==> flow/design.v <==
module decode(
	clk		,
	rst_n		,
	data_in	,
	data_out	
	);
	input clk;
	input rst_n;
	input [1:0] data_in;	 
	output reg data_out;
	wire [1:0] dis_00,dis_01,dis_10,dis_11;
	wire [31:0] add_1,add_2,add_3,add_4,add_5,add_6,add_7,add_8;
	reg [9:0]	path_s0,path_s1,path_s2,path_s3;   
	reg [31:0]	dis_s0,dis_s1,dis_s2,dis_s3;
	reg [19:0]count_clear;
	assign dis_00=data_in[1]+data_in[0];
	assign dis_01=data_in[1]+(data_in[0]^1'b1);
	assign dis_10=(data_in[1]^1'b1)+data_in[0];
	assign dis_11=(data_in[1]^1'b1)+(data_in[0]^1'b1);
	always @(posedge clk or negedge rst_n)
		if (rst_n==1'b0)
			count_clear<=20'b0;
		else if (count_clear>=20'd50000)
			count_clear<=20'b0;
		else
			count_clear<=count_clear+1'b1;
	assign add_1=dis_00+dis_s0;  
	assign add_2=dis_11+dis_s2;
	always @(posedge clk or negedge rst_n)
	begin
		if (rst_n==1'b0) 
			begin
				path_s0=10'b0;
				dis_s0=32'b0;
			end
		else if (count_clear==20'd50000)
			begin
				path_s0=10'b0;
				dis_s0=32'b0;
			end
		else if (add_1<=add_2)
			begin
				path_s0<={path_s0[8:0],1'b0};
				dis_s0<=add_1;
			end
		else 
			begin
				path_s0<={path_s2[8:0],1'b0};
				dis_s0<=add_2;
			end
	end
	assign add_3=dis_11+dis_s0;
	assign add_4=dis_00+dis_s2;
	always @(posedge clk or negedge rst_n)
	begin
		if (rst_n==1'b0) 
			begin
				path_s1=10'b0;
				dis_s1=32'b0;
			end
		else if (count_clear==20'd50000)
			begin
				path_s1=10'b0;
				dis_s1=32'b0;
			end
		else if (add_3<=add_4)
			begin
				path_s1<={path_s0[8:0],1'b1};
				dis_s1<=add_3;
			end
		else 
			begin
				path_s1<={path_s2[8:0],1'b1};
				dis_s1<=add_4;
			end
	end
	assign add_5=dis_01+dis_s1;
	assign add_6=dis_10+dis_s3;
	always @(posedge clk or negedge rst_n)
	begin
		if (rst_n==1'b0)
			begin
				path_s2=10'b0;
				dis_s2=32'b0;
			end
		else if (count_clear==20'd50000)
			begin
				path_s2=10'b0;
				dis_s2=32'b0;
			end
		else if (add_5<=add_6)
			begin
				path_s2<={path_s1[8:0],1'b0};
				dis_s2<=add_5;
			end
		else 
			begin
				path_s2<={path_s3[8:0],1'b0};
				dis_s2<=add_6;
			end
	end
	assign add_7=dis_10+dis_s1;
	assign add_8=dis_01+dis_s3;
	always @(posedge clk or negedge rst_n)
	begin
		if (rst_n==1'b0)
			begin
				path_s3=10'b0;
				dis_s3=32'b0;
			end
		else if (count_clear==20'd50000)
			begin
				path_s3=10'b0;
				dis_s3=32'b0;
			end
		else if (add_7<add_8)
			begin
				path_s3<={path_s1[8:0],1'b1};
				dis_s3<=add_7;
			end
		else 
			begin
				path_s3<={path_s3[8:0],1'b1};
				dis_s3<=add_8;
			end
	end
	always @(*)
	begin
		if ((dis_s0<=dis_s1)&&(dis_s0<=dis_s2)&&(dis_s0<=dis_s3))
			data_out<=path_s0[9];
		else if ((dis_s1<=dis_s0)&&(dis_s1<=dis_s2)&&(dis_s1<=dis_s3))
			data_out<=path_s1[9];
		else if ((dis_s2<=dis_s0)&&(dis_s2<=dis_s1)&&(dis_s2<=dis_s3))
			data_out<=path_s2[9];
		else  data_out<=path_s3[9];
	end
endmodule
==> flow/run.sh <==
#!/bin/bash
# the make line also repeats each setting of config.mk as NAME=value (left out here)
make -C /OpenROAD-flow-scripts/flow DESIGN_CONFIG=/design/flow/config.mk WORK_HOME=/design/flow/orfs CLKGATE_MAP_FILE= finish
==> flow/config.mk <==
export PLATFORM = sky130hd
export DESIGN_NAME = decode
export DESIGN_NICKNAME = decode
export VERILOG_FILES = /design/flow/design.v
export SDC_FILE = /design/flow/constraint.sdc
export NUM_CORES = 4
export LEC_CHECK = 0
export ABC_AREA = 0
export CAP_MARGIN = 20
export CORE_MARGIN = 2
export CORE_UTILIZATION = 72
export CTS_CLUSTER_DIAMETER = 32
export HOLD_SLACK_MARGIN = -0.08
export PLACE_DENSITY = 0.67
export SETUP_SLACK_MARGIN = 1.47
export SLEW_MARGIN = 20
==> flow/constraint.sdc <==
create_clock -name core_clock -period 5.02 [get_ports {clk}]
set_input_delay 1.0040 -clock core_clock [delete_from_list [all_inputs] [get_ports {clk}]]
set_output_delay 1.0040 -clock core_clock [all_outputs]
set_load 0.01 [all_outputs]
==> results of run 1 <==
==> metrics by stage <==
stage / setup TNS (ns) / hold WS [ns] / util, % / std cells / area [um2]
detailed placement: -108.41 / 0.4702 / 85.68 / 2937 / 22900
global placement: -86.51 / 0.4536 / 85.68 / 2937 / 22900
CTS: 0 / 0.5100 / 94.19 / 3019 / 25170
floorplan: 0 / 0.4277 / - / 2296 / 19850
==> repair_timing <==
action                                 in CTS
endpoints found under the hold margin       0
setup buffers                              41
setup endpoints to repair                 161
gates resized                             264
hold buffers                                0
pin swaps                                  77
cloned                                      9
==> per-layer routing <==
| layer | GRT overflow | track usage [%] |
|---|---|---|
| met1 | 1 | 79.20 |
| met2 | 13 | 93.71 |
| met3 | 0 | 58.09 |
| met4 | 7 | 75.37 |
| met5 | 0 | 25.91 |
==> reports/results.tsv, run 1 <==
metric	value	unit
mapped cell area	19400	um2
area share, top type	23.48	%
aoi share	14.99	%
grt total ovfl	21	
Yosys warnings	1	
main flop type	dfrtp_1	
yosys simple share	21.87	%
pre-CTS setup slack	-0.9260	ns
clock buffer depth	2	
yosys xor share	11.77	%
Mux area share	1.806	%
yosys stat chip area	19400	um2
Die X-Extent	168.1	um
Gate Count Post-Synth	2293	
top cells by count	ha_1, xnor2_1, nand2_1	
Synth Area in Adders	21.80	%
die height	168.1	um
sequential cell area fraction in the yosys report	23.48	%
number of port buffers	4	
HPWL reported at the end of detailed placement	54990	um
gr usage total	76.66	%
Area contributors post-synth	dfrtp_1, ha_1, xnor2_1	
Num CTS Buffers	17	
H-tree depth	4	
Mapped Avg Cell Area	8.459	um2
top-count cell post-synth	ha_1	
tool error	[ERROR GRT-0116] Global routing finished with congestion. Check the congestion regions in the DRC Viewer.	
root buffer selected by CTS	clkbuf_16	
Yosys Instances	2293	
core area	26730	um2
CTS sink count	182	
Yosys cell types	73	
Last stage	5_1_grt	
outcome	stopped before the end	
Top-Level Pins	5	
GPL Wtd Cong	1.058	
flip-flops with a built-in enable	0	
Synth async-reset ratio	100.0	%
row cnt	60	
initial core utilization	72.57	%
Seq cells post-synth	182	
Dominant combinational family	simple AND/OR/NAND/NOR gates	
largest area contributor in the netlist	dfrtp_1	
die area	28270	um2
==> inputs of run 2 (changes only) <==
Settings changed: ABC_AREA 0 to default, CTS_CLUSTER_DIAMETER 32 to 400, CTS_CLUSTER_SIZE from default to 98, HOLD_SLACK_MARGIN -0.08 to default, PLACE_DENSITY 0.67 to 0.4, SETUP_SLACK_MARGIN 1.47 to default.
Clock period 5.02 ns to 4.57 ns, I/O delays scaled along.
==> reports/results.tsv, run 2 <==
metric	value	unit	change
H-tree depth	4		unchanged
top cells by count	ha_1, xnor2_1, nand2_1		
root buffer selected by CTS	clkbuf_16		
tool error	[ERROR GRT-0116] Global routing finished with congestion. Check the congestion regions in the DRC Viewer.		
Placed Instances	3016		+2.7%
mapped cell area	19400	um2	unchanged
Mux area share	1.806	%	unchanged
initial core utilization	72.57	%	unchanged
Yosys Instances	2293		unchanged
CTS sink count	182		unchanged
Yosys cell types	73		unchanged
Synth async-reset ratio	100.0	%	unchanged
HPWL reported at the end of detailed placement	57690	um	+4.9%
sequential cell area fraction in the yosys report	23.48	%	unchanged
outcome	stopped before the end		
GPL Wtd Cong	1.118		+5.7%
Top-Level Pins	5		unchanged
die height	168.1	um	unchanged
yosys simple share	21.87	%	unchanged
grt total ovfl	1		
Area contributors post-synth	dfrtp_1, ha_1, xnor2_1		
number of port buffers	4		unchanged
area share, top type	23.48	%	unchanged
yosys xor share	11.77	%	unchanged
top-count cell post-synth	ha_1		
aoi share	14.99	%	unchanged
Num CTS Buffers	17		unchanged
Synth Area in Adders	21.80	%	unchanged
largest area contributor in the netlist	dfrtp_1		
Last stage	5_1_grt		
clock buffer depth	2		unchanged
Yosys warnings	1		unchanged
Mapped Avg Cell Area	8.459	um2	unchanged
Gate Count Post-Synth	2293		unchanged
yosys stat chip area	19400	um2	unchanged
row cnt	60		unchanged
Dominant combinational family	simple AND/OR/NAND/NOR gates		
Die X-Extent	168.1	um	unchanged
die area	28270	um2	unchanged
core area	26730	um2	unchanged
flip-flops with a built-in enable	0		unchanged
Seq cells post-synth	182		unchanged
gr usage total	71.97	%	
main flop type	dfrtp_1		
## run 2: routing by layer
| layer | overflow | GRT usage (%) |
|---|---|---|
| met1 | 0 | 74.33 |
| met2 | 1 | 92.38 |
| met3 | 0 | 51.53 |
| met4 | 0 | 67.92 |
| met5 | 0 | 17.39 |
## run 2: metrics by stage
step                setup slack (ns)  utilization [%]  instance area [um2]
floorplan                   -0.07623                -                19830
global placement              -1.108            87.71                23440
detailed placement            -1.306            87.71                23440
CTS                         -0.04891            93.55                25000
## run 2: what timing repair did
action                     in CTS
buffers inserted               21
hold buffers                    0
setup endpoints to repair     161
gates resized                 150
pin swaps                      51
cloned                          6
==> inputs of run 3 (changes only) <==
Settings changed: ABC_AREA from default to 0, CAP_MARGIN 20 to 35, CELL_PAD_IN_SITES_DETAIL_PLACEMENT from default to 1, CELL_PAD_IN_SITES_GLOBAL_PLACEMENT from default to 2, CORE_ASPECT_RATIO from default to 0.54, CORE_MARGIN 2 to 4, CORE_UTILIZATION 72 to 60, CTS_CLUSTER_DIAMETER 400 to 320, CTS_CLUSTER_SIZE 98 to 22, GPL_ROUTABILITY_DRIVEN from default to 1, HOLD_SLACK_MARGIN from default to -0.01, MAX_ROUTING_LAYER from default to met5, MIN_ROUTING_LAYER from default to met1, PLACE_DENSITY 0.4 to default, PLACE_DENSITY_LB_ADDON from default to 0.03, SETUP_SLACK_MARGIN from default to 0.89, SLEW_MARGIN 20 to 40, TNS_END_PERCENT from default to 70.
Clock period 4.57 ns to 6.69 ns, I/O delays scaled along.
==> reports/results.tsv, run 3 <==
metric	value	unit	change
outcome	stopped before the end		
Last stage	3_1_place_gp_skip_io		
tool error	[ERROR FLW-0024] Place density exceeds 1.0 (current PLACE_DENSITY_LB_ADDON =  0.03). Please check if the value of  PLACE_DENSITY_LB_ADDON is between 0 and 0.99.		
Yosys warnings	1		unchanged
die area	35410	um2	+25%
Seq cells post-synth	182		unchanged
flip-flops with a built-in enable	0		unchanged
area share, top type	23.48	%	unchanged
yosys xor share	11.77	%	unchanged
Area contributors post-synth	dfrtp_1, ha_1, xnor2_1		
main flop type	dfrtp_1		
yosys simple share	21.87	%	unchanged
top cells by count	ha_1, xnor2_1, nand2_1		
Mapped Avg Cell Area	8.459	um2	unchanged
initial core utilization	60.82	%	-12 points
row cnt	48		-20%
largest area contributor in the netlist	dfrtp_1		
aoi share	14.99	%	unchanged
mapped cell area	19400	um2	unchanged
Yosys cell types	73		unchanged
core area	31890	um2	+19%
Synth async-reset ratio	100.0	%	unchanged
Yosys Instances	2293		unchanged
Die X-Extent	252.7	um	+50%
yosys stat chip area	19400	um2	unchanged
Gate Count Post-Synth	2293		unchanged
Mux area share	1.806	%	unchanged
Synth Area in Adders	21.80	%	unchanged
Dominant combinational family	simple AND/OR/NAND/NOR gates		
top-count cell post-synth	ha_1		
die height	140.1	um	-17%
sequential cell area fraction in the yosys report	23.48	%	unchanged
==> inputs of run 4 (changes only) <==
Settings changed: ABC_AREA 0 to 1, CAP_MARGIN 35 to 20, CELL_PAD_IN_SITES_DETAIL_PLACEMENT 1 to default, CELL_PAD_IN_SITES_GLOBAL_PLACEMENT 2 to default, CORE_ASPECT_RATIO 0.54 to default, CORE_MARGIN 4 to 2, CORE_UTILIZATION 60 to 70, CTS_CLUSTER_DIAMETER 320 to 216, CTS_CLUSTER_SIZE 22 to 91, GPL_ROUTABILITY_DRIVEN 1 to default, HOLD_SLACK_MARGIN -0.01 to default, MAX_ROUTING_LAYER met5 to default, MIN_ROUTING_LAYER met1 to default, PLACE_DENSITY_LB_ADDON 0.03 to default, SETUP_SLACK_MARGIN 0.89 to 0.3, SLEW_MARGIN 40 to 20, TNS_END_PERCENT 70 to 5.
Clock period 6.69 ns to 2.17 ns, I/O delays scaled along.
==> reports/results.tsv, run 4 <==
metric	value	unit	change
outcome	stopped before the end		
Last stage	4_1_cts		
tool error	[ERROR DPL-0033] detailed placement checks failed during check placement.		
Mapped Avg Cell Area	6.873	um2	-19%
Top-Level Pins	5		
sequential cell area fraction in the yosys report	21.72	%	-1.8 points
area share, top type	21.72	%	-1.8 points
Synth async-reset ratio	100.0	%	unchanged
initial core utilization	70.94	%	+10 points
yosys simple share	31.53	%	+9.7 points
GPL Wtd Cong	1.231		
Mux area share	0	%	-1.8 points
main flop type	dfrtp_1		
top-count cell post-synth	nand2_1		
Dominant combinational family	simple AND/OR/NAND/NOR gates		
HPWL reported at the end of detailed placement	72880	um	
die height	177.1	um	+26%
yosys stat chip area	20970	um2	+8.1%
aoi share	8.694	%	-6.3 points
Yosys Instances	3051		+33%
flip-flops with a built-in enable	0		unchanged
Yosys cell types	49		-33%
Area contributors post-synth	dfrtp_1, ha_1, nand2_1		
core area	29560	um2	-7.3%
row cnt	63		+31%
top cells by count	nand2_1, nor2_1, inv_1		
yosys xor share	9.565	%	-2.2 points
Die X-Extent	177.1	um	-30%
largest area contributor in the netlist	dfrtp_1		
mapped cell area	20970	um2	+8.1%
Placed Instances	4151		
number of port buffers	4		
Gate Count Post-Synth	3051		+33%
die area	31360	um2	-11%
Seq cells post-synth	182		unchanged
Synth Area in Adders	20.17	%	-1.6 points
Yosys warnings	1		unchanged
[run 4: stage by stage]
step,utilization (%),setup TNS (ns),worst slack [ns],area [um2]
after floorplan,-,-209.88,-1.357,21160
after global placement,92.30,-385.78,-2.779,27280
after detailed placement,92.30,-432.86,-3.049,27280
==> inputs of run 5 (changes only) <==
Settings changed: ABC_AREA 1 to default, CORE_UTILIZATION 70 to 66, CTS_CLUSTER_DIAMETER 216 to default, CTS_CLUSTER_SIZE 91 to default, PLACE_DENSITY from default to 0.6, SETUP_SLACK_MARGIN 0.3 to -0.29, TNS_END_PERCENT 5 to default.
Clock period 2.17 ns to 4.01 ns, I/O delays scaled along.
==> reports/results.tsv, run 5 <==
metric	value	unit	change
Yosys cell types	73		+49%
top-count cell post-synth	ha_1		
Gate Count Post-Synth	2293		-25%
Mux area share	1.806	%	+1.8 points
Top-Level Pins	5		unchanged
Last stage	5_1_grt		
Seq cells post-synth	182		unchanged
GPL Wtd Cong	1.048		-15%
grt total ovfl	1108		
Synth async-reset ratio	100.0	%	unchanged
Area contributors post-synth	dfrtp_1, ha_1, xnor2_1		
core area	28860	um2	-2.4%
largest area contributor in the netlist	dfrtp_1		
root buffer selected by CTS	clkbuf_16		
die area	30780	um2	-1.8%
Mapped Avg Cell Area	8.459	um2	+23%
Num CTS Buffers	17		
Placed Instances	3216		-23%
aoi share	14.99	%	+6.3 points
flip-flops with a built-in enable	0		unchanged
Dominant combinational family	simple AND/OR/NAND/NOR gates		
Yosys warnings	1		unchanged
HPWL reported at the end of detailed placement	59300	um	-19%
number of port buffers	4		unchanged
Synth Area in Adders	21.80	%	+1.6 points
main flop type	dfrtp_1		
H-tree depth	4		
outcome	stopped before the end		
tool error	[ERROR GRT-0232] Routing congestion too high. Check the congestion heatmap in the GUI.		
hold_buf cts	0		
pre-CTS setup slack	-1.736	ns	+1.314 ns
yosys stat chip area	19400	um2	-7.5%
sequential cell area fraction in the yosys report	23.48	%	+1.8 points
Yosys Instances	2293		-25%
clock buffer depth	2		
CTS sink count	182		
top cells by count	ha_1, xnor2_1, nand2_1		
mapped cell area	19400	um2	-7.5%
gr usage total	89.89	%	
Die X-Extent	175.4	um	-0.93%
yosys simple share	21.87	%	-9.7 points
die height	175.4	um	-0.93%
yosys xor share	11.77	%	+2.2 points
area share, top type	23.48	%	+1.8 points
initial core utilization	67.21	%	-3.7 points
row cnt	62		-1.6%
## run 5: metrics by stage
stage	instance area, um2	setup TNS, ns
after floorplan	19860	-58.30
after global placement	24780	-212.70
after detailed placement	24780	-236.94
after CTS	26720	-57.74
## run 5: repair_timing
action                                  4_1_cts
endpoints found under the setup margin      161
endpoints found under the hold margin         0
pin swaps                                    70
setup buffers                                39
gates cloned                                  9
gates resized                               194
## run 5: routing by layer
| metal | track usage, % | GRT overflow |
|---|---|---|
| met1 | 85.47 | 14 |
| met2 | 109.3 | 752 |
| met3 | 71.80 | 16 |
| met4 | 100.4 | 325 |
| met5 | 36.54 | 1 |
==> inputs of run 6 (changes only) <==
Settings changed: CORE_UTILIZATION 66 to 65, CTS_CLUSTER_DIAMETER from default to 369, CTS_CLUSTER_SIZE from default to 50, HOLD_SLACK_MARGIN from default to 0.29, PLACE_DENSITY 0.6 to default, PLACE_DENSITY_LB_ADDON from default to 0.0, SETUP_SLACK_MARGIN -0.29 to 1.11, SLEW_MARGIN 20 to 40.
Clock period 4.01 ns to 4.33 ns, I/O delays scaled along.
==> reports/results.tsv, run 6 <==
metric	value	unit	change
Area contributors post-synth	dfrtp_1, ha_1, xnor2_1		
Seq cells post-synth	182		unchanged
aoi share	14.99	%	unchanged
Synth async-reset ratio	100.0	%	unchanged
Mapped Avg Cell Area	8.459	um2	unchanged
number of port buffers	4		unchanged
yosys simple share	21.87	%	unchanged
flip-flops with a built-in enable	0		unchanged
die height	176.7	um	+0.75%
largest area contributor in the netlist	dfrtp_1		
Yosys Instances	2293		unchanged
gr usage total	88.70	%	
sequential cell area fraction in the yosys report	23.48	%	unchanged
HPWL reported at the end of detailed placement	56700	um	-4.4%
Yosys warnings	1		unchanged
Die X-Extent	176.7	um	+0.75%
die area	31240	um2	+1.5%
GPL Wtd Cong	1.026		-2.1%
main flop type	dfrtp_1		
top-count cell post-synth	ha_1		
Num CTS Buffers	17		unchanged
H-tree depth	4		unchanged
root buffer selected by CTS	clkbuf_16		
Top-Level Pins	5		unchanged
grt total ovfl	644		
yosys xor share	11.77	%	unchanged
yosys stat chip area	19400	um2	unchanged
initial core utilization	65.79	%	-1.4 points
Synth Area in Adders	21.80	%	unchanged
Dominant combinational family	simple AND/OR/NAND/NOR gates		
core area	29480	um2	+2.2%
Last stage	5_1_grt		
top cells by count	ha_1, xnor2_1, nand2_1		
CTS sink count	182		unchanged
mapped cell area	19400	um2	unchanged
row cnt	63		+1.6%
Gate Count Post-Synth	2293		unchanged
clock buffer depth	2		unchanged
DP Area	23790	um2	-4.0%
tool error	[ERROR GRT-0232] Routing congestion too high. Check the congestion heatmap in the GUI.		
outcome	stopped before the end		
Placed Instances	3088		-4.0%
Yosys cell types	73		unchanged
Mux area share	1.806	%	unchanged
area share, top type	23.48	%	unchanged
-- run 6: per-layer routing --
| layer | GRT overflow | GRT usage (%) |
|---|---|---|
| met4 | 251 | 97.83 |
| met1 | 17 | 87.11 |
| met2 | 364 | 103.3 |
| met5 | 1 | 39.10 |
| met3 | 11 | 72.92 |
-- run 6: repair_timing --
| item | CTS |
|---|---|
| pin swaps | 72 |
| hold buffers | 0 |
| gates cloned | 9 |
| setup endpoints to repair | 161 |
| buffers inserted | 38 |
| resized | 222 |
-- run 6: stage by stage --
step           setup slack [ns]  setup TNS (ns)  util [%]  hold slack (ns)
4_1_cts                 -0.3015          -18.36     87.79           0.4841
3_5_place_dp             -1.767         -227.57     80.71           0.4547
3_3_place_gp             -1.583         -202.25     80.71           0.4456
2_1_floorplan           -0.2678          -19.75         -           0.4277
==> inputs of run 7 (changes only) <==
Settings changed: CTS_CLUSTER_DIAMETER 369 to default, CTS_CLUSTER_SIZE 50 to default, HOLD_SLACK_MARGIN 0.29 to default, PLACE_DENSITY_LB_ADDON 0.0 to default, SETUP_SLACK_MARGIN 1.11 to 0.3, SLEW_MARGIN 40 to 20.
Clock period 4.33 ns to 2.93 ns, I/O delays scaled along.
==> reports/results.tsv, run 7 <==
metric	value	unit	change
gr usage total	82.78	%	
sequential cell area fraction in the yosys report	23.48	%	unchanged
initial core utilization	65.79	%	unchanged
Synth Area in Adders	21.80	%	unchanged
Gate Count Post-Synth	2293		unchanged
Dominant combinational family	simple AND/OR/NAND/NOR gates		
clock buffer depth	2		unchanged
die area	31240	um2	unchanged
Synth async-reset ratio	100.0	%	unchanged
Yosys warnings	1		unchanged
Mapped Avg Cell Area	8.459	um2	unchanged
area share, top type	23.48	%	unchanged
Area contributors post-synth	dfrtp_1, ha_1, xnor2_1		
GPL Wtd Cong	1.050		+2.3%
yosys simple share	21.87	%	unchanged
Last stage	5_1_grt		
flip-flops with a built-in enable	0		unchanged
yosys stat chip area	19400	um2	unchanged
tool error	[ERROR GRT-0116] Global routing finished with congestion. Check the congestion regions in the DRC Viewer.		
top-count cell post-synth	ha_1		
CTS sink count	182		unchanged
Yosys Instances	2293		unchanged
H-tree depth	4		unchanged
Seq cells post-synth	182		unchanged
grt total ovfl	317		
top cells by count	ha_1, xnor2_1, nand2_1		
row cnt	63		unchanged
die height	176.7	um	unchanged
mapped cell area	19400	um2	unchanged
HPWL reported at the end of detailed placement	60150	um	+6.1%
core area	29480	um2	unchanged
largest area contributor in the netlist	dfrtp_1		
yosys xor share	11.77	%	unchanged
main flop type	dfrtp_1		
number of port buffers	4		unchanged
Mux area share	1.806	%	unchanged
DP Area	25540	um2	+7.4%
Die X-Extent	176.7	um	unchanged
Yosys cell types	73		unchanged
Num CTS Buffers	17		unchanged
aoi share	14.99	%	unchanged
outcome	stopped before the end		
root buffer selected by CTS	clkbuf_16		
Top-Level Pins	5		unchanged
==> run 7: repair_timing <==
action                                 CTS
endpoints found under the hold margin    0
hold buffers                             0
gates cloned                            13
gates resized                          272
pin swaps                               87
setup buffers                           63
setup endpoints to repair              161
==> run 7: stage by stage <==
| stage | TNS (ns) | instances | worst slack (ns) |
|---|---|---|---|
| 2_1_floorplan | -198.22 | 2296 | -1.388 |
| 3_3_place_gp | -388.31 | 3327 | -2.908 |
| 3_5_place_dp | -415.99 | 3327 | -3.058 |
| 4_1_cts | -206.84 | 3435 | -1.447 |
==> run 7: layer usage <==
layer | track usage, % | overflow
met1 | 82.84 | 18
met2 | 98.18 | 158
met3 | 66.58 | 7
met4 | 85.26 | 133
met5 | 39.90 | 1
==> inputs of run 8 (changes only) <==
Settings changed: CAP_MARGIN 20 to 40, CELL_PAD_IN_SITES_DETAIL_PLACEMENT from default to 0, CELL_PAD_IN_SITES_GLOBAL_PLACEMENT from default to 1, CORE_ASPECT_RATIO from default to 0.71, CORE_MARGIN 2 to 7, CORE_UTILIZATION 65 to 29, CTS_CLUSTER_DIAMETER from default to 62, GPL_ROUTABILITY_DRIVEN from default to 0, GPL_TIMING_DRIVEN from default to 0, MIN_ROUTING_LAYER from default to met2, PLACE_DENSITY_LB_ADDON from default to 0.15, SETUP_SLACK_MARGIN 0.3 to -0.38, SLEW_MARGIN 20 to 5.
Clock period 2.93 ns to 4.22 ns, I/O delays scaled along.
==> reports/results.tsv, run 8 <==
metric	value	unit	change
outcome	failed layout checks		
Fail Reasons	negative setup slack		
initial DRC count	3950		
Seq cells post-synth	182		unchanged
CP Max Fanout	5		
fmax	196.9	MHz	
R2R Path End	dis_s0[26]		
critical path launch point type	flop		
hold_buf cts	0		unchanged
Num CTS Buffers	17		unchanged
number of port buffers	4		unchanged
root buffer selected by CTS	clkbuf_16		
Max transition margin	42.59	%	
die height	231.9	um	+31%
Yosys cell types	73		unchanged
Setup violations, final	161		
row cnt	79		+25%
tool warning count	36		
top cells by count	ha_1, xnor2_1, nand2_1		
pins over their slew limit	0		
critical path startpoint	dis_s3[25]		
Area contributors post-synth	dfrtp_1, ha_1, xnor2_1		
DR DRC count	0		
Worst Path Required	3.38	ns	
Dominant combinational family	simple AND/OR/NAND/NOR gates		
critical path depth	11		
gr usage total	36.18	%	
Clock transition at path regs	0.09	ns	
Gate Count Post-Synth	2293		unchanged
Synth async-reset ratio	100.0	%	unchanged
yosys xor share	11.77	%	unchanged
top-count cell post-synth	ha_1		
R2R setup slack	-0.82	ns	
M2 GR Usage	34.64	%	
largest area contributor in the netlist	dfrtp_1		
Vias/cell	7.762		
area share, top type	23.48	%	unchanged
worst clock skew	0.01872	ns	
sequential cell area fraction in the yosys report	23.48	%	unchanged
CP endpoint kind	output pin		
r2r startpoint	dis_s2[14]		
Mux area share	1.806	%	unchanged
Final Util	36.79	%	
comb. cell area	15620	um2	
post-route ant nets	0		
cells on worst reg2reg path	18		
Top-Level Pins	5		unchanged
aoi share	14.99	%	unchanged
Mapped Avg Cell Area	8.459	um2	unchanged
fin worst setup slack	-0.8590	ns	
Latency at later pin	0.54	ns	
Avg WL per Cell	26.66	um	
main flop type	dfrtp_1		
HPWL reported at the end of detailed placement	66670	um	+11%
Worst path max stage delay	0.54	ns	
hold crit path type	input pin to asynchronous set/reset pin		
CP endpoint	data_out		
Synth Area in Adders	21.80	%	unchanged
initial core utilization	29.46	%	-36 points
Critical Path AT	4.23	ns	
mapped cell area	19400	um2	unchanged
pin count of the biggest net entering global routing	79		
slew at the pin with the worst max-slew slack	0.8612	ns	
Fin. Hold Viols	0		
iteration tally of the first detailed-router pass	13		
flip-flops with a built-in enable	0		unchanged
vias in the first global route	29270		
cells along the critical path	inv_1 -> ha_1 -> nand4_1 -> nand4bb_1 -> nor2_2 -> nor4_1 -> nor3_2 -> o211ai_1 -> mux2i_1 -> a211oi_1 -> dlygate4sd2_1		
Worst path slowest cell	dfrtp_1		
Die X-Extent	320.9	um	+82%
nets	2781		
min cycle time layout	5.079	ns	
CTS tree	done		
Yosys warnings	1		unchanged
core area	65830	um2	+120%
Max Cap Violations	0		
via count	25990		
Layout Cells excl Fill	3349		
met3 Track Usage GR	57.09	%	
yosys simple share	21.87	%	unchanged
Buf/Inv on CP	2		
Placed Instances	3211		-3.5%
Yosys Instances	2293		unchanged
cell family with most CP delay	simple AND/OR/NAND/NOR gates		
met1 usage	0	%	
combined flip-flop and latch cell area	4568	um2	
CTS sink count	182		unchanged
yosys stat chip area	19400	um2	unchanged
global-route layer with the greatest usage	met3		
Area growth syn-to-layout	24.86	%	
RSZ-0062 raised after global routing	true		
cycle use final	120.4	%	
WL final	89270	um	
H-tree depth	4		unchanged
initial antenna violation count	0		
clock buffer depth	2		unchanged
grt total ovfl	0		
Fillers	6855		
first-pass GRT wire length	129600	um	
die area	74430	um2	+140%
Setup CP Type	flop to output pin		
[run 8: final cells by class]
cell class | count | share of cell area [%]
sequential | 182 | 18.86
inverter | 124 | 1.974
clock inverter | 15 | 0.6045
tap | 891 | 4.603
timing repair buffer | 128 | 4.846
clock buffer | 17 | 1.757
antenna | 6 | 0.06200
buffer | 82 | 2.816
multi-input combinational | 1904 | 64.48
[run 8: routing by layer]
layer  vias up  share of wire (%)
met2      7524                 41
met1      8907                  0
li1       8646                  -
met3       818                 49
met4        99                7.1
met5         -                3.3
[run 8: repair_timing]
item                                    in CTS  in global routing
buffers inserted                            59                 46
endpoints found under the setup margin     161                161
gates resized                              230                191
pin swaps                                   35                 44
cloned                                       4                  1
[run 8: per-stage QoR]
stage	hold WS [ns]	instance area, um2	setup WS [ns]	setup TNS [ns]
final	0.1692	24220	-0.8590	-93.43
after floorplan	0.4277	19720	-0.3785	-46.51
after CTS	0.1564	23090	-0.6742	-75.71
after detailed placement	0.4368	21070	-3.333	-449.37
after global placement	0.4456	20880	-6.416	-1625.25
after global routing	0.1891	24200	-0.9292	-104.02
==> inputs of run 9 (changes only) <==
Settings changed: CAP_MARGIN 40 to 20, CELL_PAD_IN_SITES_DETAIL_PLACEMENT 0 to default, CELL_PAD_IN_SITES_GLOBAL_PLACEMENT 1 to 0, CORE_ASPECT_RATIO 0.71 to default, CORE_MARGIN 7 to 2, CORE_UTILIZATION 29 to 26, CTS_CLUSTER_DIAMETER 62 to 122, GPL_ROUTABILITY_DRIVEN 0 to default, GPL_TIMING_DRIVEN 0 to 1, MIN_ROUTING_LAYER met2 to met1, PLACE_DENSITY_LB_ADDON 0.15 to default, SETUP_SLACK_MARGIN -0.38 to default, SLEW_MARGIN 5 to 15, TNS_END_PERCENT from default to 100.
Clock period 4.22 ns to 4.64 ns, I/O delays scaled along.
==> reports/results.tsv, run 9 <==
metric	value	unit	change
Yosys cell types	73		unchanged
yosys stat chip area	19400	um2	unchanged
hold crit path type	flop to flop		
Dominant combinational family	simple AND/OR/NAND/NOR gates		
Setup violations, final	4		-98%
pre-CTS setup slack	-1.682	ns	+1.651 ns
yosys xor share	11.77	%	unchanged
min cycle time layout	4.676	ns	
Clock transition at path regs	0.07	ns	-0.02 ns
Die X-Extent	277.1	um	-14%
HP Start	path_s3[0]		
tool warning count	37		+2.8%
H-tree depth	4		unchanged
nets	3104		+12%
CTS sink count	182		unchanged
clock buffer depth	2		unchanged
cells along the critical path	buf_8 -> clkinvlp_4 -> ha_4 -> buf_6 -> inv_6 -> ha_4 -> nor2b_4 -> o21ai_4 -> a2111oi_4 -> buf_4 -> nand4_1 -> xnor2_2 -> ha_1 -> a21o_1 -> a21o_1 -> a21oi_2 -> o21ai_1 -> a31oi_2 -> buf_4 -> o21ai_2 -> buf_6 -> nor3_1 -> a211oi_2		
largest area contributor in the netlist	dfrtp_1		
DR DRC count	0		unchanged
Avg WL per Cell	19.81	um	-26%
worst clock skew	0.01585	ns	-0.002867 ns
GPL Wtd Cong	0.9592		
Hold Path Stages	1		
iteration tally of the first detailed-router pass	7		-6
yosys simple share	21.87	%	unchanged
antenna cells	0		-6
initial antenna violation count	1		+1
R2R setup slack	0.13	ns	+0.95 ns
Mux area share	1.806	%	unchanged
number of port buffers	4		unchanged
CP endpoint kind	flop		
Vias/cell	5.235		-33%
top cells by count	ha_1, xnor2_1, nand2_1		
pin count of the biggest net entering global routing	87		+10%
Gate Count Post-Synth	2293		unchanged
cells on worst reg2reg path	18		unchanged
area share, top type	23.48	%	unchanged
mapped cell area	19400	um2	unchanged
Seq cells post-synth	182		unchanged
Max Cap Violations	0		unchanged
die area	76800	um2	+3.2%
root buffer selected by CTS	clkbuf_16		
row cnt	100		+27%
r2r startpoint	dis_s2[15]		
HPWL reported at the end of detailed placement	58170	um	-13%
initial core utilization	26.14	%	-3.3 points
main flop type	dfrtp_1		
Num CTS Buffers	17		unchanged
RSZ-0062 raised after global routing	true		
grt total ovfl	0		unchanged
core area	74200	um2	+13%
Top-Level Pins	5		unchanged
cycle use final	100.8	%	-20 points
Max transition margin	21.41	%	-21 points
CP endpoint	dis_s2[23]		
Fail Reasons	negative setup slack		
Setup CP Type	input pin to flop		
pins over their slew limit	0		unchanged
Hold EP	path_s3[1]		
post-route ant nets	0		unchanged
critical path launch point type	input pin		
CTS tree	done		
Critical Path AT	5.02	ns	+0.79 ns
Area contributors post-synth	dfrtp_1, ha_1, xnor2_1		
flip-flops with a built-in enable	0		unchanged
Fin Hold WS	0.4532	ns	+0.2840 ns
Fin. Hold Viols	0		unchanged
aoi share	14.99	%	unchanged
first-pass GRT wire length	110600	um	-15%
Yosys Instances	2293		unchanged
critical path startpoint	data_in[1]		
CP Max Fanout	16		+11
design area	27120	um2	+12%
vias in the first global route	18940		-35%
Yosys warnings	1		unchanged
slew at the pin with the worst max-slew slack	1.179	ns	+0.3177 ns
Synth async-reset ratio	100.0	%	unchanged
Worst Path Required	4.98	ns	+1.60 ns
Mapped Avg Cell Area	8.459	um2	unchanged
Latency at later pin	0.52	ns	-0.02 ns
die height	277.1	um	+19%
fin worst setup slack	-0.03645	ns	+0.8225 ns
Buf/Inv on CP	7		+5
WL final	74160	um	-17%
via count	19600		-25%
initial DRC count	1690		-57%
outcome	failed layout checks		
top-count cell post-synth	ha_1		
sequential cell area fraction in the yosys report	23.48	%	unchanged
DP Area	24390	um2	+16%
fmax	213.8	MHz	
gr usage total	18.63	%	-18 points
critical path depth	23		+12
Synth Area in Adders	21.80	%	unchanged
Worst path max stage delay	0.53	ns	about the same
Fillers	7456		+8.8%
cell family with most CP delay	AND-OR/OR-AND gates		
R2R Path End	dis_s0[22]		
Area growth syn-to-layout	39.83	%	
Worst path slowest cell	a2111oi_4		
==> run 9: repair_timing <==
item	4_1_cts	5_1_grt
gates resized	110	233
buffers inserted	13	29
hold buffers	0	0
pin swaps	21	77
setup endpoints to repair	161	161
gates cloned	4	9
==> run 9: final cells by class <==
| class | count | area, um2 | share of cell area, % |
|---|---|---|---|
| flip-flops and latches | 182 | 4568 | 16.84 |
| well taps | 969 | 1212 | 4.470 |
| clock inverters | 14 | 186.4 | 0.6874 |
| inverters | 124 | 485.5 | 1.790 |
| repair buffers | 534 | 4522 | 16.67 |
| clock buffers | 18 | 439.2 | 1.619 |
| multi-input cells | 1903 | 15710 | 57.92 |
==> run 9: metrics by stage <==
step | instances | utilization (%) | setup TNS [ns]
floorplan | 2296 | - | -0.2005
global placement | 3661 | 32.87 | -165.46
detailed placement | 3661 | 32.87 | -171.64
CTS | 3709 | 34.51 | -0.01512
global route | 3744 | 36.55 | -5.892
finish | 3744 | 36.55 | -0.05755
==> run 9: metal layers <==
| layer | GRT usage, % | up-vias | wire length (um) |
|---|---|---|---|
| li1 | - | 9370 | - |
| met3 | 2.750 | 161 | 4448 |
| met1 | 24.53 | 9343 | 32360 |
| met5 | 0 | - | 0 |
| met4 | 7.664 | 0 | 3082 |
| met2 | 30.45 | 726 | 34260 |
==> inputs of run 10 (changes only) <==
Settings changed: CELL_PAD_IN_SITES_GLOBAL_PLACEMENT 0 to default, CORE_UTILIZATION 26 to 40, CTS_CLUSTER_DIAMETER 122 to default, GPL_TIMING_DRIVEN 1 to default, MIN_ROUTING_LAYER met1 to default, PLACE_DENSITY from default to 0.6, SLEW_MARGIN 15 to 20, TNS_END_PERCENT 100 to default.
Clock period 4.64 ns to 5.78 ns, I/O delays scaled along.
==> reports/results.tsv, run 10 <==
metric	value	unit	change
fin worst setup slack	0.1657	ns	+0.2022 ns
Synth async-reset ratio	100.0	%	unchanged
Synth Area in Adders	21.80	%	unchanged
Hold EP	path_s3[1]		
min cycle time layout	5.614	ns	
post-route ant nets	0		unchanged
CTS sink count	182		unchanged
yosys simple share	21.87	%	unchanged
mapped cell area	19400	um2	unchanged
outcome	timing/DRC/antenna clean		
Hold Path Stages	1		unchanged
initial antenna violation count	0		-1
root buffer selected by CTS	clkbuf_16		
CP most frequent cell	buf_4		
vias in the first global route	18070		-4.6%
yosys xor share	11.77	%	unchanged
CTS tree	done		
Area contributors post-synth	dfrtp_1, ha_1, xnor2_1		
CP endpoint	dis_s1[28]		
largest area contributor in the netlist	dfrtp_1		
Worst Path Required	6.17	ns	+1.19 ns
cells on worst reg2reg path	18		unchanged
area share, top type	23.48	%	unchanged
Num CTS Buffers	17		unchanged
die area	50270	um2	-35%
cycle use final	97.13	%	-3.7 points
grt total ovfl	0		unchanged
antenna cells	0		unchanged
Gate Count Post-Synth	2293		unchanged
top cells by count	ha_1, xnor2_1, nand2_1		
core area	47850	um2	-36%
nets	2833		-8.7%
hold_buf cts	0		unchanged
sequential cell area fraction in the yosys report	23.48	%	unchanged
Setup CP Type	input pin to flop		
Yosys Instances	2293		unchanged
Fillers	4646		-38%
critical path launch point type	input pin		
Mapped Avg Cell Area	8.459	um2	unchanged
iteration tally of the first detailed-router pass	6		-1
WL final	67220	um	-9.4%
Top-Level Pins	5		unchanged
via count	18530		-5.5%
die height	224.2	um	-19%
first-pass GRT wire length	103900	um	-6.1%
initial core utilization	40.54	%	+14 points
final total negative setup slack	0	ns	+0.05755 ns
GPL Wtd Cong	0.9767		+1.8%
slew at the pin with the worst max-slew slack	1.123	ns	-0.05624 ns
Clock transition at path regs	0.08	ns	about the same
tool warning count	35		-5.4%
H-tree depth	4		unchanged
Die X-Extent	224.2	um	-19%
CP endpoint kind	flop		
Mux area share	1.806	%	unchanged
HP Start	path_s3[0]		
Seq cells post-synth	182		unchanged
gr usage total	27.07	%	+8.4 points
Fin. Hold Viols	0		unchanged
main flop type	dfrtp_1		
DR DRC count	0		unchanged
R2R setup slack	0.80	ns	+0.67 ns
Yosys cell types	73		unchanged
Area growth syn-to-layout	16.95	%	
pre-CTS setup slack	-0.4588	ns	+1.223 ns
flip-flops with a built-in enable	0		unchanged
yosys stat chip area	19400	um2	unchanged
Critical Path AT	6.01	ns	+0.99 ns
critical path startpoint	data_in[0]		
pins over their slew limit	0		unchanged
HPWL reported at the end of detailed placement	54660	um	-6.0%
initial DRC count	1491		-12%
Worst path max stage delay	0.50	ns	-0.03 ns
worst clock skew	0.02299	ns	+0.007135 ns
Dominant combinational family	simple AND/OR/NAND/NOR gates		
Latency at later pin	0.51	ns	about the same
Buf/Inv on CP	7		unchanged
cell family with most CP delay	simple AND/OR/NAND/NOR gates		
Setup violations, final	0		-4
pin count of the biggest net entering global routing	113		+30%
R2R Path End	dis_s0[18]		
aoi share	14.99	%	unchanged
CP Max Fanout	24		+8
Max Cap Violations	0		unchanged
critical path depth	22		-4.3%
clock buffer depth	2		unchanged
Vias/cell	5.941		+13%
row cnt	80		-20%
Yosys warnings	1		unchanged
Max transition margin	25.16	%	+3.7 points
r2r startpoint	dis_s2[15]		
number of port buffers	4		unchanged
Worst path slowest cell	or3_1		
cells along the critical path	clkdlybuf4s50_1 -> inv_1 -> ha_4 -> ha_2 -> buf_4 -> ha_1 -> a21oi_1 -> or3_1 -> buf_4 -> nor3_1 -> xnor2_1 -> ha_1 -> nand4_1 -> nor4_2 -> buf_4 -> nand3_1 -> inv_1 -> or3_1 -> o22a_1 -> nand2_1 -> buf_4 -> a211oi_1		
hold crit path type	flop to flop		
fmax	178.1	MHz	
Avg WL per Cell	21.55	um	+8.8%
top-count cell post-synth	ha_1		
[run 10: repair_timing]
action | in CTS | in global routing
endpoints found under the setup margin | 0 | 134
endpoints found under the hold margin | 0 | 0
resized | 0 | 21
buffers inserted | 0 | 0
[run 10: metrics by stage]
stage	util [%]	area (um2)	std cells	hold WS [ns]
after global placement	45.79	21910	3084	0.4343
after global routing	47.41	22680	3119	0.4791
after detailed placement	45.85	21940	3085	0.4390
final	47.41	22680	3119	0.4610
after CTS	47.11	22540	3117	0.4644
after floorplan	-	19410	2296	0.4277
[run 10: layout make-up]
cell class | instances | area [um2] | share of cell area (%)
multi-input combinational | 1903 | 14150 | 62.37
sequential | 182 | 4556 | 20.08
timing repair buffer | 263 | 2146 | 9.459
tap | 615 | 769.5 | 3.392
inverter | 124 | 465.4 | 2.052
clock buffer | 18 | 429.2 | 1.892
clock inverter | 14 | 171.4 | 0.7557
[run 10: metal layers]
| layer | GRT usage [%] | up-vias | part of all wire, % |
|---|---|---|---|
| met5 | 0 | - | 0 |
| met4 | 12.33 | 0 | 4.4 |
| met3 | 4.092 | 142 | 6.9 |
| met2 | 42.96 | 702 | 45 |
| met1 | 36.34 | 8850 | 44 |
| li1 | - | 8836 | - |
==> inputs of run 11 (changes only) <==
Settings changed: CELL_PAD_IN_SITES_DETAIL_PLACEMENT from default to 2, CELL_PAD_IN_SITES_GLOBAL_PLACEMENT from default to 3, CORE_MARGIN 2 to 7, GPL_ROUTABILITY_DRIVEN from default to 1, MAX_ROUTING_LAYER from default to met5, PLACE_DENSITY 0.6 to 0.92, SETUP_SLACK_MARGIN from default to -0.35, SLEW_MARGIN 20 to 10.
Clock period 5.78 ns to 3.82 ns, I/O delays scaled along.
==> reports/results.tsv, run 11 <==
metric	value	unit	change
Last stage	3_5_place_dp		
yosys stat chip area	19400	um2	unchanged
initial core utilization	40.62	%	+0.085 points
yosys simple share	21.87	%	unchanged
Yosys cell types	73		unchanged
aoi share	14.99	%	unchanged
Mux area share	1.806	%	unchanged
Yosys warnings	1		unchanged
Area contributors post-synth	dfrtp_1, ha_1, xnor2_1		
yosys xor share	11.77	%	unchanged
Dominant combinational family	simple AND/OR/NAND/NOR gates		
mapped cell area	19400	um2	unchanged
flip-flops with a built-in enable	0		unchanged
die area	54850	um2	+9.1%
Top-Level Pins	5		unchanged
Synth async-reset ratio	100.0	%	unchanged
number of port buffers	4		unchanged
die height	234.2	um	+4.5%
core area	47750	um2	-0.21%
top cells by count	ha_1, xnor2_1, nand2_1		
top-count cell post-synth	ha_1		
Yosys Instances	2293		unchanged
largest area contributor in the netlist	dfrtp_1		
row cnt	80		unchanged
Gate Count Post-Synth	2293		unchanged
area share, top type	23.48	%	unchanged
main flop type	dfrtp_1		
GPL Wtd Cong	0.9813		+0.47%
Synth Area in Adders	21.80	%	unchanged
tool error	[ERROR DPL-0033] detailed placement checks failed during check placement.		
Seq cells post-synth	182		unchanged
Mapped Avg Cell Area	8.459	um2	unchanged
sequential cell area fraction in the yosys report	23.48	%	unchanged
outcome	stopped before the end		
Die X-Extent	234.2	um	+4.5%
-- run 11: stage by stage --
step	hold WS, ns	TNS [ns]	std cells	setup WS (ns)
after global placement	0.4438	-269.17	3578	-2.132
after floorplan	0.4277	-82.59	2296	-0.6758
==> inputs of run 12 (changes only) <==
Settings changed: CELL_PAD_IN_SITES_DETAIL_PLACEMENT 2 to default, CELL_PAD_IN_SITES_GLOBAL_PLACEMENT 3 to default, CORE_MARGIN 7 to 2, CORE_UTILIZATION 40 to 72, CTS_CLUSTER_SIZE from default to 98, GPL_ROUTABILITY_DRIVEN 1 to default, MAX_ROUTING_LAYER met5 to default, PLACE_DENSITY 0.92 to 0.4, SETUP_SLACK_MARGIN -0.35 to default, SLEW_MARGIN 10 to 20, TNS_END_PERCENT from default to 10.
Clock period 3.82 ns to 4.56 ns, I/O delays scaled along.
==> reports/results.tsv, run 12 <==
metric	value	unit	change
outcome	stopped before the end		
Last stage	5_1_grt		
tool error	[ERROR GRT-0116] Global routing finished with congestion. Check the congestion regions in the DRC Viewer.		
Area contributors post-synth	dfrtp_1, ha_1, xnor2_1		
Seq cells post-synth	182		unchanged
Yosys Instances	2293		unchanged
GPL Wtd Cong	1.041		+6.1%
HPWL reported at the end of detailed placement	56250	um	
gr usage total	79.70	%	
yosys simple share	21.87	%	unchanged
Synth Area in Adders	21.80	%	unchanged
top cells by count	ha_1, xnor2_1, nand2_1		
initial core utilization	72.57	%	+32 points
Die X-Extent	168.1	um	-28%
Num CTS Buffers	17		
Dominant combinational family	simple AND/OR/NAND/NOR gates		
core area	26730	um2	-44%
die height	168.1	um	-28%
die area	28270	um2	-48%
yosys xor share	11.77	%	unchanged
aoi share	14.99	%	unchanged
area share, top type	23.48	%	unchanged
sequential cell area fraction in the yosys report	23.48	%	unchanged
mapped cell area	19400	um2	unchanged
top-count cell post-synth	ha_1		
main flop type	dfrtp_1		
DP Area	23200	um2	
largest area contributor in the netlist	dfrtp_1		
Top-Level Pins	5		unchanged
Synth async-reset ratio	100.0	%	unchanged
H-tree depth	4		
row cnt	60		-25%
Yosys cell types	73		unchanged
grt total ovfl	184		
clock buffer depth	2		
Yosys warnings	1		unchanged
CTS sink count	182		
flip-flops with a built-in enable	0		unchanged
yosys stat chip area	19400	um2	unchanged
number of port buffers	4		unchanged
Mux area share	1.806	%	unchanged
root buffer selected by CTS	clkbuf_16		
Gate Count Post-Synth	2293		unchanged
hold_buf cts	0		
Mapped Avg Cell Area	8.459	um2	unchanged
## run 12: what timing repair did
action,4_1_cts
resized,217
buffers inserted,43
endpoints found under the setup margin,161
gates cloned,7
pin swaps,63
## run 12: per-stage QoR
stage | setup WS [ns] | utilization, % | std cells
after global placement | -0.9892 | 86.81 | 2985
after detailed placement | -1.284 | 86.81 | 2985
after CTS | -0.02317 | 94.45 | 3066
after floorplan | -0.08423 | - | 2296
## run 12: per-layer routing
metal  overflow  GRT usage (%)
met5          0          27.13
met4         84          84.48
met3          3          61.05
met2         95          97.57
met1          2          79.29
==> inputs of run 13 (changes only) <==
Settings changed: ABC_AREA from default to 0, CTS_CLUSTER_SIZE 98 to default, HOLD_SLACK_MARGIN from default to -0.08, PLACE_DENSITY 0.4 to 0.67, TNS_END_PERCENT 10 to default.
Clock period 4.56 ns to 5.0 ns, I/O delays scaled along.
==> reports/results.tsv, run 13 <==
metric	value	unit	change
row cnt	60		unchanged
core area	26730	um2	unchanged
DP Area	22530	um2	-2.9%
HPWL reported at the end of detailed placement	55640	um	-1.1%
die height	168.1	um	unchanged
Yosys cell types	73		unchanged
number of port buffers	4		unchanged
Synth async-reset ratio	100.0	%	unchanged
Last stage	5_1_grt		
mapped cell area	19400	um2	unchanged
Seq cells post-synth	182		unchanged
initial core utilization	72.57	%	unchanged
gr usage total	75.38	%	
GPL Wtd Cong	1.070		+2.8%
top-count cell post-synth	ha_1		
Top-Level Pins	5		unchanged
sequential cell area fraction in the yosys report	23.48	%	unchanged
Synth Area in Adders	21.80	%	unchanged
Yosys warnings	1		unchanged
largest area contributor in the netlist	dfrtp_1		
Gate Count Post-Synth	2293		unchanged
top cells by count	ha_1, xnor2_1, nand2_1		
clock buffer depth	2		unchanged
Num CTS Buffers	17		unchanged
Die X-Extent	168.1	um	unchanged
die area	28270	um2	unchanged
H-tree depth	4		unchanged
CTS sink count	182		unchanged
flip-flops with a built-in enable	0		unchanged
tool error	[ERROR GRT-0232] Routing congestion too high. Check the congestion heatmap in the GUI.		
grt total ovfl	53		
yosys stat chip area	19400	um2	unchanged
yosys xor share	11.77	%	unchanged
yosys simple share	21.87	%	unchanged
Dominant combinational family	simple AND/OR/NAND/NOR gates		
Yosys Instances	2293		unchanged
aoi share	14.99	%	unchanged
Mapped Avg Cell Area	8.459	um2	unchanged
main flop type	dfrtp_1		
outcome	stopped before the end		
Area contributors post-synth	dfrtp_1, ha_1, xnor2_1		
area share, top type	23.48	%	unchanged
hold_buf cts	0		unchanged
Mux area share	1.806	%	unchanged
root buffer selected by CTS	clkbuf_16		
==> run 13: per-stage QoR <==
step           hold WS (ns)  std cells  setup slack [ns]
4_1_cts              0.4743       2983            0.1575
3_5_place_dp         0.4466       2929            -1.247
3_3_place_gp         0.4444       2928            -1.123
2_1_floorplan        0.4277       2296         0.0008726
==> run 13: metal layers <==
layer,GRT overflow,GRT usage [%]
met1,0,78.42
met2,33,94.05
met3,0,55.97
met4,20,72.75
met5,0,15.48
==> run 13: repair_timing <==
| item | in CTS |
|---|---|
| setup endpoints to repair | 161 |
| resized | 145 |
| pin swaps | 31 |
| gates cloned | 5 |
| buffers inserted | 17 |
==> inputs of run 14 (changes only) <==
Settings changed: CTS_CLUSTER_DIAMETER from default to 346, SETUP_SLACK_MARGIN from default to -0.28.
Clock period 5.0 ns to 4.38 ns, I/O delays scaled along.
==> reports/results.tsv, run 14 <==
metric	value	unit	change
outcome	stopped before the end		
Last stage	5_1_grt		
tool error	[ERROR GRT-0116] Global routing finished with congestion. Check the congestion regions in the DRC Viewer.		
yosys simple share	21.87	%	unchanged
grt total ovfl	25		
Mux area share	1.806	%	unchanged
mapped cell area	19400	um2	unchanged
core area	26730	um2	unchanged
number of port buffers	4		unchanged
Synth Area in Adders	21.80	%	unchanged
largest area contributor in the netlist	dfrtp_1		
H-tree depth	4		unchanged
initial core utilization	72.57	%	unchanged
GPL Wtd Cong	1.100		+2.8%
clock buffer depth	2		unchanged
row cnt	60		unchanged
yosys stat chip area	19400	um2	unchanged
Synth async-reset ratio	100.0	%	unchanged
die height	168.1	um	unchanged
CTS sink count	182		unchanged
Num CTS Buffers	17		unchanged
Yosys Instances	2293		unchanged
top cells by count	ha_1, xnor2_1, nand2_1		
gr usage total	76.39	%	
top-count cell post-synth	ha_1		
aoi share	14.99	%	unchanged
Gate Count Post-Synth	2293		unchanged
HPWL reported at the end of detailed placement	57930	um	+4.1%
pre-CTS setup slack	-2.007	ns	-0.7599 ns
Placed Instances	3043		+3.9%
Yosys cell types	73		unchanged
Mapped Avg Cell Area	8.459	um2	unchanged
Top-Level Pins	5		unchanged
yosys xor share	11.77	%	unchanged
root buffer selected by CTS	clkbuf_16		
Area contributors post-synth	dfrtp_1, ha_1, xnor2_1		
die area	28270	um2	unchanged
main flop type	dfrtp_1		
Die X-Extent	168.1	um	unchanged
Yosys warnings	1		unchanged
area share, top type	23.48	%	unchanged
Seq cells post-synth	182		unchanged
sequential cell area fraction in the yosys report	23.48	%	unchanged
Dominant combinational family	simple AND/OR/NAND/NOR gates		
flip-flops with a built-in enable	0		unchanged
run 14: routing by layer:
| layer | GRT overflow | global-route usage, % |
|---|---|---|
| met5 | 0 | 21.04 |
| met3 | 2 | 59.03 |
| met2 | 9 | 94.11 |
| met1 | 0 | 77.07 |
| met4 | 14 | 77.40 |
run 14: per-stage QoR:
stage | setup TNS (ns) | area (um2) | hold slack, ns
after detailed placement | -240.41 | 23590 | 0.5074
after CTS | -32.13 | 25130 | 0.4870
after floorplan | -29.25 | 19680 | 0.4277
after global placement | -211.51 | 23590 | 0.4400
run 14: timing repair:
item / CTS
setup buffers: 27
endpoints found under the hold margin: 0
pin swaps: 39
hold buffers: 0
setup endpoints to repair: 161
gates resized: 133
gates cloned: 8
==> inputs of run 15 (changes only) <==
Settings changed: ABC_AREA 0 to default, CORE_UTILIZATION 72 to 68, CTS_CLUSTER_DIAMETER 346 to 353, CTS_CLUSTER_SIZE from default to 37, HOLD_SLACK_MARGIN -0.08 to -0.09, PLACE_DENSITY 0.67 to 0.64, SETUP_SLACK_MARGIN -0.28 to default.
Clock period 4.38 ns to 4.87 ns, I/O delays scaled along.
==> reports/results.tsv, run 15 <==
metric	value	unit	change
vias in the first global route	21220		
Gate Count Post-Synth	2293		unchanged
WL final	83110	um	
antenna cells	0		
Worst Path Required	5.22	ns	
Buf/Inv on CP	6		
Vias/cell	7.297		
Synth async-reset ratio	100.0	%	unchanged
flip-flops with a built-in enable	0		unchanged
Max Cap Violations	0		
via count	22550		
initial DRC count	3896		
hold_buf cts	0		unchanged
gr usage total	49.17	%	
CP endpoint kind	flop		
tool warning count	37		
yosys simple share	21.87	%	unchanged
Avg WL per Cell	26.90	um	
Final Util	89.95	%	
Critical Path AT	5.98	ns	
Max transition margin	28.44	%	
critical path launch point type	input pin		
row cnt	61		+1.7%
top-count cell post-synth	ha_1		
Fin Hold WS	0.4710	ns	
slew at the pin with the worst max-slew slack	1.073	ns	
Num CTS Buffers	17		unchanged
clock buffer depth	2		unchanged
die area	29890	um2	+5.7%
grt total ovfl	0		
fin worst setup slack	-0.7580	ns	
design area	25130	um2	
aoi share	14.99	%	unchanged
first-pass GRT wire length	114700	um	
number of port buffers	4		unchanged
Hold EP	path_s3[1]		
Layout Cells excl Fill	3090		
R2R Path End	dis_s1[13]		
Setup CP Type	input pin to flop		
Worst path max stage delay	0.54	ns	
GPL Wtd Cong	1.064		-3.3%
Worst path slowest cell	nor3_4		
Synth Area in Adders	21.80	%	unchanged
die height	172.9	um	+2.8%
mapped cell area	19400	um2	unchanged
Yosys cell types	73		unchanged
Area growth syn-to-layout	29.54	%	
Fin. Hold Viols	0		
CTS tree	done		
initial antenna violation count	3		
Top-Level Pins	5		unchanged
Dominant combinational family	simple AND/OR/NAND/NOR gates		
Latency at later pin	0.49	ns	
pin count of the biggest net entering global routing	93		
cell family with most CP delay	simple AND/OR/NAND/NOR gates		
critical path startpoint	data_in[0]		
Area contributors post-synth	dfrtp_1, ha_1, xnor2_1		
DP Area	22970	um2	-2.6%
Hold Path Stages	1		
yosys xor share	11.77	%	unchanged
Fillers	1290		
Mapped Avg Cell Area	8.459	um2	unchanged
Yosys Instances	2293		unchanged
HP Start	path_s3[0]		
CP endpoint	dis_s1[13]		
yosys stat chip area	19400	um2	unchanged
Placed Instances	3014		-0.95%
post-route ant nets	0		
Fail Reasons	negative setup slack		
core area	27930	um2	+4.5%
R2R setup slack	-0.40	ns	
largest area contributor in the netlist	dfrtp_1		
r2r startpoint	dis_s0[4]		
main flop type	dfrtp_1		
fmax	177.7	MHz	
outcome	failed layout checks		
CP Max Fanout	7		
Die X-Extent	172.9	um	+2.8%
cycle use final	115.6	%	
initial core utilization	69.43	%	-3.1 points
CTS sink count	182		unchanged
pins over their slew limit	0		
top cells by count	ha_1, xnor2_1, nand2_1		
Mux area share	1.806	%	unchanged
min cycle time layout	5.628	ns	
sequential cell area fraction in the yosys report	23.48	%	unchanged
area share, top type	23.48	%	unchanged
iteration tally of the first detailed-router pass	14		
critical path depth	22		
cells along the critical path	clkbuf_2 -> inv_2 -> ha_4 -> ha_4 -> buf_4 -> buf_4 -> ha_1 -> a21oi_1 -> or3_4 -> or2_4 -> nor3_4 -> xnor2_2 -> ha_1 -> nand4_1 -> nor4_2 -> nand3_1 -> inv_2 -> or3_4 -> o22a_1 -> nand2_4 -> buf_12 -> a211oi_1		
root buffer selected by CTS	clkbuf_16		
Setup violations, final	42		
Seq cells post-synth	182		unchanged
cells on worst reg2reg path	16		
hold crit path type	flop to flop		
DR DRC count	0		
worst clock skew	0.01885	ns	
Yosys warnings	1		unchanged
nets	3041		
Clock transition at path regs	0.08	ns	
HPWL reported at the end of detailed placement	55320	um	-4.5%
H-tree depth	4		unchanged
[run 15: layout make-up]
type                            instances  area [um2]  share of cell area, %
Clock buffer                           19       442.9                  1.763
Multi-Input combinational cell       1903       15110                  60.13
Sequential cell                       182        4562                  18.16
Tap cell                              378       473.0                  1.882
Clock inverter                         13       180.2                 0.7171
Timing Repair Buffer                  471        3890                  15.48
Inverter                              124       470.5                  1.872
[run 15: through the flow]
| step | TNS, ns | setup WS (ns) |
|---|---|---|
| 2_1_floorplan | -0.4545 | -0.04433 |
| 3_3_place_gp | -97.30 | -0.8215 |
| 3_5_place_dp | -114.23 | -0.8692 |
| 4_1_cts | 0 | 0.002371 |
| 5_1_grt | -27.64 | -0.7032 |
| 6_report | -23.97 | -0.7580 |
[run 15: what timing repair did]
item | 4_1_cts | 5_1_grt
gates cloned | 3 | 8
buffers inserted | 12 | 21
setup endpoints to repair | 161 | 161
resized | 58 | 166
hold endpoints to repair | 0 | 0
pin swaps | 11 | 53
[run 15: routing by layer]
metal / part of all wire, % / vias up / global-route usage [%]
li1: - / 9234 / -
met1: 33 / 10370 / 58.85
met2: 41 / 2114 / 76.53
met3: 15 / 823 / 14.45
met4: 11 / 2 / 33.55
met5: 0.013 / - / 0
==> inputs of run 16 (changes only) <==
Settings changed: ABC_AREA from default to 0, CORE_UTILIZATION 68 to 70, CTS_CLUSTER_DIAMETER 353 to 216, CTS_CLUSTER_SIZE 37 to default, HOLD_SLACK_MARGIN -0.09 to default, PLACE_DENSITY 0.64 to default, SETUP_SLACK_MARGIN from default to -0.12.
Clock period 4.87 ns to 2.11 ns, I/O delays scaled along.
==> reports/results.tsv, run 16 <==
metric	value	unit	change
Gate Count Post-Synth	2293		unchanged
Mapped Avg Cell Area	8.459	um2	unchanged
largest area contributor in the netlist	dfrtp_1		
HPWL reported at the end of detailed placement	70160	um	+27%
number of port buffers	4		unchanged
mapped cell area	19400	um2	unchanged
core area	27100	um2	-3.0%
yosys xor share	11.77	%	unchanged
Mux area share	1.806	%	unchanged
flip-flops with a built-in enable	0		unchanged
initial core utilization	71.57	%	+2.1 points
Yosys warnings	1		unchanged
sequential cell area fraction in the yosys report	23.48	%	unchanged
Yosys Instances	2293		unchanged
pre-CTS setup slack	-3.608	ns	-2.739 ns
Die X-Extent	170.5	um	-1.4%
Synth async-reset ratio	100.0	%	unchanged
Synth Area in Adders	21.80	%	unchanged
outcome	stopped before the end		
top cells by count	ha_1, xnor2_1, nand2_1		
yosys stat chip area	19400	um2	unchanged
GPL Wtd Cong	1.078		+1.3%
area share, top type	23.48	%	unchanged
die area	29060	um2	-2.8%
Dominant combinational family	simple AND/OR/NAND/NOR gates		
yosys simple share	21.87	%	unchanged
main flop type	dfrtp_1		
aoi share	14.99	%	unchanged
top-count cell post-synth	ha_1		
row cnt	60		-1.6%
Top-Level Pins	5		unchanged
die height	170.5	um	-1.4%
Area contributors post-synth	dfrtp_1, ha_1, xnor2_1		
tool error	[ERROR DPL-0038] Utilization greater than 100%, impossible to legalize		
Last stage	4_1_cts		
DP Area	25680	um2	+12%
Yosys cell types	73		unchanged
Seq cells post-synth	182		unchanged
run 16: metrics by stage:
step,cells
after global placement,3325
after floorplan,2296
after detailed placement,3325
